// ULA_LCD
module ULA_LCD(clk, rst, rs, rw, en, dados, SOMA, SUBT, MULT, IGUAL, A, B, sinalA, sinalB);
	input [7:0] A;
	input [7:0] B;
	input sinalA;
	input sinalB;
	input SOMA;
	input SUBT;
	input MULT;
	input IGUAL;
	output en;
	output rw;
	output rs;
	output [7:0] dados;
	input clk;
	input rst;
	reg rs;
	reg rw;
	reg en;
	reg [7:0] dados;
	reg [21:0] c45;
	reg [21:0] c5;
	reg [21:0] c25;
	integer c1;
	reg flag45;
	reg flag5;
	reg flag2meio;
	reg [9:0] est2;
	reg flagbt1;
	reg flagbt2;
	reg flagbt3;
	reg flagbt4;
	reg flag_rst;
	reg [31:0] estado;
	reg subest;
	reg [5:0] charPos;
	reg [1:0] operacao;
	reg menos;
	reg [7:0] Alinha;
	reg [7:0] Blinha;
	reg menosA;
	reg menosB;
	reg menosR;
	parameter T45 = 2250, T5 = 250, T25 = 125;
	parameter clear = 1, opSOMA=1, opSUBT=2, opMULT=3, opIGUAL=4, skipLn=192, WAIT=10, WRITE=11, DEFAULT=6;
	reg [21:0] n45, n5, n25;
	reg nf45, nf5, nf25;
  ...
Size: ~12,000 cells after synthesis, about 200 flip-flops, about 35 I/O pins.
make LEC_CHECK=0 ABC_AREA=1 CAP_MARGIN=20 CORE_MARGIN=2 CORE_UTILIZATION=71 CTS_CLUSTER_DIAMETER=230 MAX_ROUTING_LAYER=met4 SLEW_MARGIN=20 finish   # period 63.4 ns
run.sh (not shown) runs the stock make flow with config.mk's settings and CLKGATE_MAP_FILE=.
The baseline never finished: it broke off in global routing (5_1_grt) on GRT-0116.
Then changed:
- CTS_CLUSTER_DIAMETER: 230 -> unset
- MAX_ROUTING_LAYER: met4 -> unset
- clock period: 63.4 -> 106.0 ns (I/O delays scaled with it)
With this change the flow passed the timing, DRC and antenna checks.
Area after synthesis is unchanged.
Die size stays the same.
Synthesized cell count does not change.
Then changed:
- CAP_MARGIN: 20 -> 15
- MAX_ROUTING_LAYER: unset -> met4
- clock period: 106.0 -> 63.4 ns (I/O delays scaled with it)
Outcome: Now the flow died in global routing (5_1_grt) (GRT-0116). Die size does not change. Synthesized cell count stays the same. Synthesized area does not change.
Then changed:
- CAP_MARGIN: 15 -> 20
- CTS_CLUSTER_DIAMETER: unset -> 208
- CTS_CLUSTER_SIZE: unset -> 20
- MAX_ROUTING_LAYER: met4 -> unset
Outcome: The new run stopped in global routing (5_1_grt); area after synthesis stays the same; die area does not change; synthesized cell count does not change.
Then changed:
- ABC_AREA: 1 -> unset
- CORE_UTILIZATION: 71 -> 50
- CTS_CLUSTER_DIAMETER: 208 -> unset
- CTS_CLUSTER_SIZE: 20 -> unset
Outcome: The new run completed, yet does not pass: setup timing. Synthesized area is lower by 11%. Die size grows by 26%. Synthesized cell count is lower by 29%.
Then changed:
- CORE_UTILIZATION: 50 -> 72
- CTS_CLUSTER_SIZE: unset -> 55
- clock period: 63.4 -> 75.7 ns (I/O delays scaled with it)
Outcome: The new run ended with an error in global routing (5_1_grt) (GRT-0116). Synthesized cell count does not change. Die area fell by 30%. Synthesized area is unchanged.

* * *

ULA_LCD again, from the RTL that the note above started with.
## ULA_LCD
module ULA_LCD(clk, rst, rs, rw, en, dados, SOMA, SUBT, MULT, IGUAL, A, B, sinalA, sinalB);
==> flow/config.mk <==
export PLATFORM = sky130hd
export DESIGN_NAME = ULA_LCD
export DESIGN_NICKNAME = ULA_LCD
export VERILOG_FILES = /design/flow/design.v
export SDC_FILE = /design/flow/constraint.sdc
export NUM_CORES = 4
export LEC_CHECK = 0
export ABC_AREA = 1
export CAP_MARGIN = 30
export CELL_PAD_IN_SITES_DETAIL_PLACEMENT = 0
export CELL_PAD_IN_SITES_GLOBAL_PLACEMENT = 0
export CORE_ASPECT_RATIO = 0.59
export CORE_MARGIN = 8
export CORE_UTILIZATION = 52
export CTS_CLUSTER_SIZE = 61
export GPL_ROUTABILITY_DRIVEN = 1
export GPL_TIMING_DRIVEN = 0
export HOLD_SLACK_MARGIN = 0.12
export MAX_ROUTING_LAYER = met4
export PLACE_DENSITY_LB_ADDON = 0.19
export SLEW_MARGIN = 10
export TNS_END_PERCENT = 100
==> flow/constraint.sdc <==
create_clock -name core_clock -period 173.0 [get_ports {clk}]
set_input_delay 34.6000 -clock core_clock [delete_from_list [all_inputs] [get_ports {clk}]]
set_output_delay 34.6000 -clock core_clock [all_outputs]
set_load 0.01 [all_outputs]
Then changed:
- ABC_AREA: 1 -> not set
- CAP_MARGIN: 30 -> 15
- CELL_PAD_IN_SITES_DETAIL_PLACEMENT: 0 -> not set
- CELL_PAD_IN_SITES_GLOBAL_PLACEMENT: 0 -> not set
- CORE_ASPECT_RATIO: 0.59 -> not set
- CORE_MARGIN: 8 -> 2
- CORE_UTILIZATION: 52 -> 70
- CTS_CLUSTER_SIZE: 61 -> not set
- GPL_ROUTABILITY_DRIVEN: 1 -> not set
- GPL_TIMING_DRIVEN: 0 -> not set
- HOLD_SLACK_MARGIN: 0.12 -> not set
- MAX_ROUTING_LAYER: met4 -> not set
- PLACE_DENSITY_LB_ADDON: 0.19 -> not set
- SLEW_MARGIN: 10 -> 20
- TNS_END_PERCENT: 100 -> not set
- clock period: 173.0 -> 89.4 ns (I/O delays scaled with it)
What happened: The new run ran to the end with violations: setup timing. Final cell count fell by 27%. Synthesized cell count drops by 29%. Critical path depth went down by 56. Worst hold slack gets better by 0.041 ns. Setup slack got worse by 58 ns. Cell area fell by 3.4%. Via count goes down by 7.8%. Wire length drops by 16%.
Then changed:
- CAP_MARGIN: 15 -> 20
- CORE_UTILIZATION: 70 -> 66
- clock period: 89.4 -> 96.2 ns (I/O delays scaled with it)
=> Now the flow went through all stages and came out clean; routed wire length decreases by 2.9%; critical path depth is lower by 10; utilization shrinks by 6.1 points; area after synthesis is unchanged; synthesized cell count is unchanged; clock-buffer cell count drops by 3.
Then changed:
- ABC_AREA: not set -> 1
- CORE_UTILIZATION: 66 -> 72
- clock period: 96.2 -> 126.0 ns (I/O delays scaled with it)
Effect: First-iteration DRC count grows by about 13%; sequential share of layout area shrinks by 0.18 points; final area grows by about 3%.
